==> inputs of run R <==
==> flow/design.v <==
module if_stage (
    input  wire        clk,
    input  wire        rst_n,
    input  wire        stall,
    input  wire        branch_taken,
    input  wire [18:0] branch_target,
    output reg         ibus_valid,
    output reg  [18:0] ibus_addr,
    input  wire [18:0] ibus_rdata,
    output reg  [18:0] pc,
    output reg  [18:0] instruction
);
    always @(posedge clk or negedge rst_n) begin
        if (!rst_n) begin
            pc          <= 19'd0;
            ibus_valid  <= 1'b0;
        end
        else if (!stall) begin
            pc <= branch_taken ? branch_target : pc + 19'd1;
            ibus_valid <= 1'b1;
            ibus_addr  <= pc;
        end
    end
    always @(posedge clk or negedge rst_n) begin
        if (!rst_n)
            instruction <= 19'd0;
        else if (ibus_valid)
            instruction <= ibus_rdata;
    end
endmodule
module id_stage(
    input [18:0] instruction,
    output [4:0] opcode,
    output [2:0] rd,
    output [2:0] rs1,
    output [2:0] rs2,
    output [14:0] immediate,
    output reg [1:0] prediction
);
    assign opcode = instruction[18:14];
    assign rd = instruction[13:11];
    assign rs1 = instruction[10:8];
    assign rs2 = instruction[7:5];
    assign immediate = instruction[14:0];
    always @(*) begin
        case(opcode)
            5'b01010, 5'b01011, 5'b01100: prediction = 2'b10;  
            default: prediction = 2'b00;  
        endcase
    end
endmodule
module regfile(
    input clk,
    input [2:0] rd_addr,
    input [2:0] rs1_addr,
    input [2:0] rs2_addr,
    input [18:0] wb_data,
    input reg_write,
    output [18:0] rs1_data,
    output [18:0] rs2_data
);
    reg [18:0] registers [0:7];
    always @(posedge clk) begin
        if (reg_write && rd_addr != 0)
            registers[rd_addr] <= wb_data;
    end
    assign rs1_data = (rs1_addr == 3'd0) ? 19'd0 : registers[rs1_addr];
    assign rs2_data = (rs2_addr == 3'd0) ? 19'd0 : registers[rs2_addr];
endmodule
module alu(
    input [4:0] opcode,
    input [18:0] operand_a,
    input [18:0] operand_b,
    output reg [18:0] result,
    output reg zero_flag,
    output reg div_by_zero
);
    always @(*) begin
        result = 19'd0;
        div_by_zero = 1'b0;
        case(opcode)
            5'b00000: result = operand_a + operand_b;
            5'b00001: result = operand_a - operand_b;
            5'b00010: result = operand_a * operand_b;
            5'b00011: begin
                div_by_zero = (operand_b == 0);
                result = (operand_b == 0) ? 19'h7FFFF : operand_a / operand_b;
            end
            5'b00100: result = operand_a & operand_b;
            5'b00101: result = operand_a | operand_b;
            5'b00110: result = operand_a ^ operand_b;
            5'b00111: result = ~operand_a;
            5'b01000: result = operand_a + 1;
            5'b01001: result = operand_a - 1;
        endcase
        zero_flag = (result == 0);
    end
endmodule
module cpu_core (
    input  wire        clk,
    input  wire        rst_n,
    output reg         bus_valid,
    output reg         bus_write,
    output reg  [18:0] bus_addr,
    output reg  [18:0] bus_wdata,
    input  wire [18:0] bus_rdata
);
    wire [18:0] if_pc;
    wire [18:0] if_instr;
    wire [4:0]  opcode;
    wire [2:0]  rd, rs1, rs2;
    wire [14:0] imm;
    wire [18:0] rs1_data, rs2_data;
    wire [18:0] alu_result;
    wire        zero_flag;
    wire        div_by_zero;
    wire [18:0] wb_data;
    wire        reg_write;
    wire is_load  = (opcode == 5'b01000);
    wire is_store = (opcode == 5'b01001);
    wire mem_access = is_load | is_store;
    if_stage ifs (
        .clk(clk),
        .rst_n(rst_n),
        .stall(mem_access),           
        .branch_taken(1'b0),
        .branch_target(19'd0),
        .ibus_valid(),                
        .ibus_addr(),                 
        .ibus_rdata(bus_rdata),
        .pc(if_pc),
        .instruction(if_instr)
    );
    id_stage id (
        .instruction(if_instr),
        .opcode(opcode),
        .rd(rd),
        .rs1(rs1),
        .rs2(rs2),
        .immediate(imm),
        .prediction()
    );
    regfile rf (
        .clk(clk),
        .rd_addr(rd),
        .rs1_addr(rs1),
        .rs2_addr(rs2),
        .wb_data(wb_data),
        .reg_write(reg_write),
        .rs1_data(rs1_data),
        .rs2_data(rs2_data)
    );
    alu alu_u (
        .opcode(opcode),
        .operand_a(rs1_data),
        .operand_b(rs2_data),
        .result(alu_result),
        .zero_flag(zero_flag),
        .div_by_zero(div_by_zero)
    );
always @(*) begin
    bus_valid = mem_access;
    bus_write = is_store;
    bus_addr  = alu_result;
    bus_wdata = rs2_data;
end
    assign wb_data =
        (is_load)  ? bus_rdata :
                     alu_result;
    assign reg_write = ~is_store & ~is_load;
endmodule
==> flow/run.sh <==
#!/bin/bash
# the make line also repeats each setting of config.mk as NAME=value (left out here)
make -C /OpenROAD-flow-scripts/flow DESIGN_CONFIG=/design/flow/config.mk WORK_HOME=/design/flow/orfs CLKGATE_MAP_FILE= finish
==> flow/config.mk <==
export PLATFORM = sky130hd
export DESIGN_NAME = cpu_core
export DESIGN_NICKNAME = cpu_core
export VERILOG_FILES = /design/flow/design.v
export SDC_FILE = /design/flow/constraint.sdc
export NUM_CORES = 4
export LEC_CHECK = 0
export ABC_AREA = 1
export CAP_MARGIN = 20
export CORE_ASPECT_RATIO = 0.5
export CORE_MARGIN = 9
export CORE_UTILIZATION = 49
export CTS_CLUSTER_DIAMETER = 289
export CTS_CLUSTER_SIZE = 98
export HOLD_SLACK_MARGIN = 0.18
export PLACE_DENSITY = 0.36
export SETUP_SLACK_MARGIN = -2.0
export SLEW_MARGIN = 20
export TNS_END_PERCENT = 5
==> flow/constraint.sdc <==
create_clock -name core_clock -period 45.0 [get_ports {clk}]
set_input_delay 9.0000 -clock core_clock [delete_from_list [all_inputs] [get_ports {clk}]]
set_output_delay 9.0000 -clock core_clock [all_outputs]
set_load 0.01 [all_outputs]
==> run Z: changes against run R <==
==> flow/config.mk (replaced) <==
export PLATFORM = sky130hd
export DESIGN_NAME = cpu_core
export DESIGN_NICKNAME = cpu_core
export VERILOG_FILES = /design/flow/design.v
export SDC_FILE = /design/flow/constraint.sdc
export NUM_CORES = 4
export LEC_CHECK = 0
export CAP_MARGIN = 20
export CORE_MARGIN = 2
export CORE_UTILIZATION = 58
export SETUP_SLACK_MARGIN = 5.0
export SLEW_MARGIN = 20
==> flow/constraint.sdc (replaced) <==
create_clock -name core_clock -period 25.0 [get_ports {clk}]
set_input_delay 5.0000 -clock core_clock [delete_from_list [all_inputs] [get_ports {clk}]]
set_output_delay 5.0000 -clock core_clock [all_outputs]
set_load 0.01 [all_outputs]
==> flow_results.xml <==
<?xml version="1.0" encoding="UTF-8"?>
<metrics>
  <group name="sta">
    <metric name="finalWorstSetupSlack" unit="ps">-14150</metric>
    <metric name="finalClockPeriodUsage" unit="%">157</metric>
    <metric name="report.final.setup_viol" unit="">44</metric>
  </group>
  <group name="outcome">
    <metric name="check.faults" unit="">negative setup slack</metric>
    <metric name="run_status" unit="">finished with violations</metric>
  </group>
  <group name="routing">
    <metric name="finalWirelength" unit="mm">138</metric>
    <metric name="firstDrtPassIters" unit="">11</metric>
  </group>
  <group name="synthesis">
    <metric name="synthDistinctLibCells" unit="">99</metric>
  </group>
  <group name="floorplanning">
    <metric name="rows" unit="">77</metric>
  </group>
  <group name="power">
    <metric name="power_clock" unit="µW">254</metric>
  </group>
  <group name="cts">
    <metric name="clock_sinks" unit="">158</metric>
  </group>
  <group name="setup_path">
    <metric name="arrival_time_worst_endpoint" unit="ps">34150</metric>
    <metric name="critical_path_depth" unit="">163</metric>
    <metric name="r2r_setup_slack" unit="ps">-9090</metric>
  </group>
  <group name="cells_and_area">
    <metric name="non_clock_inverter_count" unit="">261</metric>
    <metric name="bufAreaShareNonClock" unit="%">22.6</metric>
  </group>
  <group name="place">
    <metric name="dpl_cell_area" unit="µm²">33900</metric>
  </group>
</metrics>
That was run Z.
==> flow_results.xml <==
<?xml version="1.0" encoding="UTF-8"?>
<metrics>
  <group name="cts">
    <metric name="cts_root_buffer" unit="">sky130_fd_sc_hd__clkbuf_16</metric>
    <metric name="clock_sinks" unit="">167</metric>
  </group>
  <group name="sta">
    <metric name="finalClockPeriodUsage" unit="%">98.0</metric>
    <metric name="finalWorstSetupSlack" unit="ps">893</metric>
  </group>
  <group name="synthesis">
    <metric name="synthDistinctLibCells" unit="">65</metric>
    <metric name="synth.logic.top_family" unit="">simple AND/OR/NAND/NOR gates</metric>
    <metric name="ys_top_cells_by_area" unit="">sky130_fd_sc_hd__edfxtp_1 18%, sky130_fd_sc_hd__ha_1 15%, sky130_fd_sc_hd__nand2_1 14%, sky130_fd_sc_hd__fa_1 9.6%, sky130_fd_sc_hd__inv_1 8.8%</metric>
  </group>
  <group name="setup_path">
    <metric name="r2r_setup_slack" unit="ps">9760</metric>
    <metric name="critical_path_depth" unit="">296</metric>
    <metric name="arrival_time_worst_endpoint" unit="ps">35110</metric>
  </group>
  <group name="cells_and_area">
    <metric name="non_clock_inverter_count" unit="">624</metric>
    <metric name="bufAreaShareNonClock" unit="%">8.30</metric>
  </group>
  <group name="place">
    <metric name="dpl_cell_area" unit="µm²">28300</metric>
  </group>
  <group name="power">
    <metric name="power_clock" unit="µW">156</metric>
  </group>
  <group name="routing">
    <metric name="finalWirelength" unit="mm">91.7</metric>
  </group>
  <group name="outcome">
    <metric name="run_status" unit="">no timing/DRC/antenna violations</metric>
  </group>
</metrics>
That was run R.

==> amber: inputs <==
// cpu_core: RTL as listed in full above, without the edits since
make LEC_CHECK=0 CAP_MARGIN=20 CORE_MARGIN=2 CORE_UTILIZATION=58 SLEW_MARGIN=20 finish   # period 37.9 ns
run.sh (not shown) runs the stock make flow with config.mk's settings and CLKGATE_MAP_FILE=.
==> inputs of raven, as changes to amber <==
--- a/flow/config.mk
+++ b/flow/config.mk
@@ -6,6 +6,10 @@
 export NUM_CORES = 4
 export LEC_CHECK = 0
+export ABC_AREA = 1
 export CAP_MARGIN = 20
 export CORE_MARGIN = 2
-export CORE_UTILIZATION = 58
+export CORE_UTILIZATION = 72
+export CTS_CLUSTER_DIAMETER = 204
+export CTS_CLUSTER_SIZE = 31
+export PLACE_DENSITY_LB_ADDON = 0.1
 export SLEW_MARGIN = 20
==> flow/constraint.sdc (replaced) <==
create_clock -name core_clock -period 11.7 [get_ports {clk}]
set_input_delay 2.3400 -clock core_clock [delete_from_list [all_inputs] [get_ports {clk}]]
set_output_delay 2.3400 -clock core_clock [all_outputs]
set_load 0.01 [all_outputs]
==> PnR_summary.wiki <==
== Flow metrics ==
{| class="wikitable"
! Metric !! Value
|-
| Cell count after placement || about 4800
|-
| First error line in the log || [ERROR DPL-0033] detailed placement checks failed during check placement.
|-
| Fraction of registers with async set or reset after synthesis || 0.0898
|-
| Synthesized area per cell || 7.11 um^2
|-
| Main logic family || simple AND/OR/NAND/NOR gates
|-
| Placed cell areas || 32200 um^2
|-
| Half-perimeter wire length after detailed placement || 77600 um
|-
| Row count || between 60 and 70
|-
| Stage where the flow stopped || 4_1_cts
|-
| Status || aborted with a tool error
|-
| Die Area || 37600 um^2
|-
| Number of enable-type register cells in the synthesized netlist || 152
|}
The numbers above come from raven.

==> PnR_summary.wiki <==
== Metrics ==
{| class="wikitable"
! Metric !! Value
|-
| Status || finished with violations
|-
| Reasons for failing layout checks || slew limit, setup timing
|-
| Cell count after placement || 4333
|-
| Total of endpoints with negative setup slack in the final report || 2
|-
| Half-perimeter wire length after detailed placement || around 89000 um
|-
| Final worst-path setup slack || -2.48 ns
|-
| Placed cell areas || 33600 um^2
|-
| Main logic family || adder cells
|-
| Number of max-slew violations in the final report || 1
|-
| Fraction of registers with async set or reset after synthesis || 0.0949
|-
| Number of enable-type register cells in the synthesized netlist || around 140
|-
| Synthesized area per cell || 8.63 um^2
|}
The numbers above come from amber.

Power is estimated from default activity; no workload was simulated.
